==> 12-16: inputs <==
==> flow/design.v <==
module master (
	input wire clk,
	input wire rst_n,
	input wire [4:0] paddr,
	input wire [31:0] pwdata,
	input wire pwrite_in,
	input wire pready,
	output reg psel,
	output reg penable,
	output reg pwrite,
	output reg [4:0] paddr_out,
	output reg [31:0] pwdata_out
);
reg [1:0] state, next_state;
localparam IDLE = 2'b00;
localparam SETUP = 2'b01;
localparam ACCESS = 2'b10;
localparam WAIT = 2'b11;
always @(posedge clk or negedge rst_n) begin
	if(!rst_n) begin
		state <= IDLE;
	end else begin
		state <= next_state;
	end
end
always @(*) begin
	case (state)
		IDLE: begin
			next_state <=  SETUP; 
		end
		SETUP: begin
			next_state <= ACCESS;
		end
		ACCESS: begin
			next_state <= (pready) ? IDLE : WAIT;
		end
		WAIT: begin
			next_state <= (pready) ? IDLE : WAIT;
		end
	endcase
end
always @(posedge clk or negedge rst_n) begin
	if(!rst_n) begin
		psel <= 1'b0;
		penable <= 1'b0;
		pwrite <= 1'b0;
		paddr_out = 5'h00;
		pwdata_out = 32'h00000000;
	end else begin
		case (state) 
			IDLE: begin
				psel <= 1'b0;
				penable <= 1'b0;
				pwrite <= 1'b0;
			end
			SETUP: begin
				psel <= 1'b1;
				pwrite <= pwrite_in;
			end
			ACCESS: begin
				penable <= 1'b1;
				if(!pready) begin
					paddr_out <= paddr;
					pwdata_out <= pwdata;
				end 
			end
			WAIT: begin	
				if(!pready) begin
					paddr_out <= paddr;
					pwdata_out <= pwdata;
				end
			end
		endcase
	end
end	
endmodule
module slave (
	input wire clk,
	input wire rst_n,
	input wire psel,
	input wire penable,
	input wire pwrite,
	input wire [4:0] paddr,
	input wire [31:0] pwdata,
	output reg pready,
	output reg [31:0] data
);
reg [1:0] state, next_state;
reg [31:0] memory[31:0];
integer i;
reg [2:0] slave_time;
localparam IDLE = 2'b00;
localparam SETUP = 2'b01;
localparam ACCESS = 2'b10;
always @(posedge clk or negedge rst_n) begin
	if(!rst_n) begin
		state <= IDLE;
	end else begin
		state <= next_state;
	end
end
always @(*) begin
	case (state) 
		IDLE: next_state <= (psel) ? SETUP : IDLE; 
		SETUP: next_state <= (psel && penable) ? ACCESS : SETUP;
		ACCESS: next_state <= IDLE;
		default: next_state <= IDLE;
	endcase
end
always @(posedge clk or negedge rst_n) begin
	if(!rst_n) begin
		pready <= 1'b0;
		data <= 32'h00000000;
		for(i = 0; i < 32; i = i + 1) begin
			memory[i] <= 32'h00000000;
		end
		slave_time <= 3'b000;
	end else begin
		if(state == ACCESS) begin
			if(slave_time == 3'b100) begin
				if(pwrite) begin
					memory[paddr] <= pwdata;
					pready <= 1'b1;
					data <= 32'h00000000;
				end else begin
					data <= memory[paddr];
					pready <= 1'b1;
				end
				slave_time <= 3'b000;
			end else begin
				slave_time <= slave_time + 1'b1;
			end
		end else begin
			pready <= 1'b0;
		end
	end
end
endmodule
module top(
	input wire clk,
	input wire rst_n,
	input wire [4:0] paddr,
	input wire [31:0] pwdata,
	input wire pwrite_in,
	output reg [31:0] data,
	output reg pready
);
wire psel, penable, pwrite, pready_internal;
wire [4:0] paddr_internal;
wire [31:0] pwdata_internal, data_out;
master ic1 (
	.clk(clk),
	.rst_n(rst_n),
	.paddr(paddr),
	.pwdata(pwdata),
	.pwrite_in(pwrite_in),
	.pready(pready_internal),
	.psel(psel),
	.penable(penable),
	.pwrite(pwrite),
	.paddr_out(paddr_internal),
	.pwdata_out(pwdata_internal)
);
slave ic2 (
	.clk(clk),
	.rst_n(rst_n),
	.psel(psel),
	.penable(penable),
	.pwrite(pwrite),
	.paddr(paddr_internal),
	.pwdata(pwdata_internal),
	.pready(pready_internal),
	.data(data_out)
);
always @(*) begin
	pready <= pready_internal;
	data <= data_out;
end
endmodule
==> flow/run.sh <==
#!/bin/bash
# the make line also repeats each setting of config.mk as NAME=value (left out here)
make -C /OpenROAD-flow-scripts/flow DESIGN_CONFIG=/design/flow/config.mk WORK_HOME=/design/flow/orfs CLKGATE_MAP_FILE= finish
==> flow/config.mk <==
export PLATFORM = sky130hd
export DESIGN_NAME = top
export DESIGN_NICKNAME = top
export VERILOG_FILES = /design/flow/design.v
export SDC_FILE = /design/flow/constraint.sdc
export NUM_CORES = 4
export LEC_CHECK = 0
export CAP_MARGIN = 20
export CORE_MARGIN = 2
export CORE_UTILIZATION = 66
export GPL_TIMING_DRIVEN = 1
export PLACE_DENSITY_LB_ADDON = 0.24
export SETUP_SLACK_MARGIN = -0.19
export SLEW_MARGIN = 25
==> flow/constraint.sdc <==
create_clock -name core_clock -period 2.71 [get_ports {clk}]
set_input_delay 0.5420 -clock core_clock [delete_from_list [all_inputs] [get_ports {clk}]]
set_output_delay 0.5420 -clock core_clock [all_outputs]
set_load 0.01 [all_outputs]
==> 01-18: changes against 12-16 <==
- ABC_AREA: unset -> 1
- CORE_UTILIZATION: 66 -> 72
- CTS_CLUSTER_DIAMETER: unset -> 393
- CTS_CLUSTER_SIZE: unset -> 15
- GPL_TIMING_DRIVEN: 1 -> unset
- PLACE_DENSITY_LB_ADDON: 0.24 -> 0.07
- SETUP_SLACK_MARGIN: -0.19 -> -0.2
- SLEW_MARGIN: 25 -> 20
==> flow/constraint.sdc (replaced) <==
create_clock -name core_clock -period 2.17 [get_ports {clk}]
set_input_delay 0.4340 -clock core_clock [delete_from_list [all_inputs] [get_ports {clk}]]
set_output_delay 0.4340 -clock core_clock [all_outputs]
set_load 0.01 [all_outputs]
==> 07-02: changes against 12-16 <==
- CORE_UTILIZATION: 66 -> 72
- CTS_CLUSTER_DIAMETER: unset -> 45
- CTS_CLUSTER_SIZE: unset -> 22
- PLACE_DENSITY_LB_ADDON: 0.24 -> 0.29
- SETUP_SLACK_MARGIN: -0.19 -> 0.49
==> flow/constraint.sdc (replaced) <==
create_clock -name core_clock -period 3.91 [get_ports {clk}]
set_input_delay 0.7820 -clock core_clock [delete_from_list [all_inputs] [get_ports {clk}]]
set_output_delay 0.7820 -clock core_clock [all_outputs]
set_load 0.01 [all_outputs]
==> 07-07: changes against 12-16 <==
- ABC_AREA: unset -> 1
- CORE_UTILIZATION: 66 -> 72
- CTS_CLUSTER_DIAMETER: unset -> 392
- GPL_TIMING_DRIVEN: 1 -> unset
- PLACE_DENSITY: unset -> 0.6
- PLACE_DENSITY_LB_ADDON: 0.24 -> unset
- SETUP_SLACK_MARGIN: -0.19 -> unset
- SLEW_MARGIN: 25 -> 20
==> flow/constraint.sdc (replaced) <==
create_clock -name core_clock -period 2.17 [get_ports {clk}]
set_input_delay 0.4340 -clock core_clock [delete_from_list [all_inputs] [get_ports {clk}]]
set_output_delay 0.4340 -clock core_clock [all_outputs]
set_load 0.01 [all_outputs]
==> results.txt <==
State of the implementation.

- The run finished, with violations left.
- The checks that failed: negative setup slack.
- The final timing report gives a worst setup slack of -0.227 ns.
- The clock network fraction of design power is 39.8%, for reference.
- The final report lists the setup-violating endpoint count as 410.
- The average wire length per cell after detail routing is 24.8 um, for reference.
- Entering global routing, the biggest net connects 94 pins.
- The switching share of total power is 21.3%, for reference.
- The starting density of the core is 72.7%, for reference.
- The sequential power is 20,600 uW, for reference.
- The global-route met3 utilization is 17.4%, for reference.
That was 01-18.
==> results.txt <==
State of the implementation.

- The flow ran to the end, but the layout failed its checks.
- In this run the layout check failures are negative setup slack.
- The number of OpenROAD warnings is 31, for reference.
- The slack of the critical path is -0.293 ns, for reference.
- The share of the core area taken by cells at floorplan is 66.6%.
- Entering global routing, the biggest net connects 123 pins.
- Routing resource usage on met3 recorded by global route was 13.8%.
- Of the total power, the share spent switching nets is 21.0%.
- Sequential cells consume a total of 16,500 uW.
- The final tally of setup violations is 23, for reference.
- The clock network fraction of design power is 48.9%, for reference.
That was 12-16.
==> results.txt <==
State of the implementation.

- The power report shows net switching accounting for 21.5% of the total.
- Setup repair after global routing could not meet its margin everywhere.
- The delay of the slowest critical-path stage is 0.61 ns, for reference.
- Yosys attributes the largest share of cell area to dfrtp_1 57%, nand2_1 14%, nand3_1 7.4%, o21ai_0 6.4%, o21ai_1 3.9%.
- The final tally of setup violations is 261, for reference.
- The checks that failed were negative setup slack.
- Entering global routing, the biggest net connects 87 pins.
- Routed signal wires occupy layers up through met5.
- The average wire length per cell after detail routing is 27.4 um, for reference.
- The run finished, with violations left.
- Routing resource usage on met3 recorded by global route was 18.6%.
- Once routing completed, OpenROAD measured the worst setup slack at -0.282 ns.
- The clock network fraction of design power is 48.0%, for reference.
That was 07-07.
==> results.txt <==
State of the implementation.

- The run finished with no timing, DRC or antenna violations.
- The slack of the critical path is 0.466 ns, for reference.
- The maximum number of pins on one net before global-route repair is 121, for reference.
- The family with the most delay on the worst path is simple AND/OR/NAND/NOR gates, for reference.
- Before placement the cells fill 72.5% of the core.
- The count of nets after finishing is 3,793, for reference.
- The global-route met3 utilization is 19.1%, for reference.
- The clock network fraction of design power is 49.8%, for reference.
- The chip area estimate from yosys synthesis is 48,600 um2, for reference.
- In this run switching power makes up 23.4% of total power.
- The sequential power is 11,400 uW, for reference.
- In the final routed layout, each cell accounts on average for 36.6 um.
- Per the finish-stage timing summary, setup violations number 0.
That was 07-02.
Power and IR drop assume default switching activity.
